## run A
==> flow/design.v (excerpt) <==
module my_chip (
    input logic [11:0] io_in,  
    output logic [11:0] io_out,  
    input logic clock,
    input logic reset  
);
    logic [7:0] data_in;
    logic enter, sw;
    logic rst;
    logic [1:0] operation;
    logic [4:0] data_out;
    logic finish, error;
    logic [3:0] index;
    Synchronizer sync1(.async(io_in[0]), .clock(clock), .sync(data_in[0]));
    Synchronizer sync2(.async(io_in[1]), .clock(clock), .sync(data_in[1]));
    Synchronizer sync3(.async(io_in[2]), .clock(clock), .sync(data_in[2]));
    Synchronizer sync4(.async(io_in[3]), .clock(clock), .sync(data_in[3]));
    Synchronizer sync5(.async(io_in[4]), .clock(clock), .sync(data_in[4]));
    Synchronizer sync6(.async(io_in[5]), .clock(clock), .sync(data_in[5]));
    Synchronizer sync7(.async(io_in[6]), .clock(clock), .sync(data_in[6]));
    Synchronizer sync8(.async(io_in[7]), .clock(clock), .sync(data_in[7]));
    Synchronizer sync9(.async(io_in[8]), .clock(clock), .sync(enter));
    Synchronizer sync10(.async(io_in[9]), .clock(clock), .sync(sw));
    Synchronizer sync11(.async(io_in[10]), .clock(clock), .sync(operation[0]));
    Synchronizer sync12(.async(io_in[11]), .clock(clock), .sync(operation[1]));
    Synchronizer sync13(.async(reset), .clock(clock), .sync(rst));
    assign io_out[4:0] = data_out[4:0];
    assign io_out[5] = finish;
    assign io_out[6] = error;
    assign io_out[10:7] = index[3:0];
    assign io_out[11] = 1'b0;
    Matrix_Calculator matrix_calculator(.data_in(data_in),
                                        .enter(enter),
                                        .sw(sw),
                                        .operation(operation), 
                                        .clk(clock), 
                                        .rst(rst), 
                                        .data_out(data_out), 
                                        .finish(finish), 
                                        .error(error), 
                                        .index(index));
endmodule
For scale: about 3100 cells after synthesis, about 25000 um^2 of cells after synthesis.
Settings: LEC_CHECK=0, CAP_MARGIN=20, CORE_MARGIN=2, CORE_UTILIZATION=72, CTS_CLUSTER_DIAMETER=378, CTS_CLUSTER_SIZE=21, GPL_ROUTABILITY_DRIVEN=0, GPL_TIMING_DRIVEN=1, HOLD_SLACK_MARGIN=0.29, MAX_ROUTING_LAYER=met5, PLACE_DENSITY=0.65, SETUP_SLACK_MARGIN=2.65, SLEW_MARGIN=20, TNS_END_PERCENT=35; clock period 9.26 ns.
run.sh (not shown) runs the stock make flow with config.mk's settings and CLKGATE_MAP_FILE=.
The final layout from run A, which completed every stage, passed the timing, design-rule and antenna checks at the end of the flow.
What run B does differently from run A at the input level:
--- a/flow/config.mk
+++ b/flow/config.mk
@@ -11 +10,0 @@
-export CTS_CLUSTER_DIAMETER = 378
@@ -17,2 +16,2 @@
-export PLACE_DENSITY = 0.65
-export SETUP_SLACK_MARGIN = 2.65
+export PLACE_DENSITY_LB_ADDON = 0.01
+export SETUP_SLACK_MARGIN = 2.61
==> flow/constraint.sdc <==
create_clock -name core_clock -period 8.92 [get_ports {clock}]
set_input_delay 1.7840 -clock core_clock [delete_from_list [all_inputs] [get_ports {clock}]]
set_output_delay 1.7840 -clock core_clock [all_outputs]
set_load 0.01 [all_outputs]
[summary]
- Run B did not stop at any stage, and its layout met the timing, design-rule and antenna checks.
- The power density over the cells number comes out higher for run B vs run A.
- CTS H-tree depth: run B > run A
- Looking at termination of the worst setup path, the io_out[3] result is from run A; the io_out[2] one comes from run B.
- [run B] sequential share of layout area fell 1.5 points relative to run A
- Final cell area: run B above run A
#### Input delta (run C over run B)
==> flow/config.mk <==
export PLATFORM = sky130hd
export DESIGN_NAME = my_chip
export DESIGN_NICKNAME = my_chip
export VERILOG_FILES = /design/flow/design.v
export SDC_FILE = /design/flow/constraint.sdc
export NUM_CORES = 4
export LEC_CHECK = 0
export CAP_MARGIN = 20
export CORE_MARGIN = 2
export CORE_UTILIZATION = 66
export SLEW_MARGIN = 20
==> flow/constraint.sdc <==
create_clock -name core_clock -period 6.86 [get_ports {clock}]
set_input_delay 1.3720 -clock core_clock [delete_from_list [all_inputs] [get_ports {clock}]]
set_output_delay 1.3720 -clock core_clock [all_outputs]
set_load 0.01 [all_outputs]
Findings:
Summary: violation count after the first detailed-route iteration, run C better than run B. The higher cell count came out of run C. On portion of the layout cell area used by non-clock buffers, run C and run B are neck and neck. The cell area after placement was comparable across run C and run B.
Power figures rest on the tool's default switching activity, not on a simulated workload.
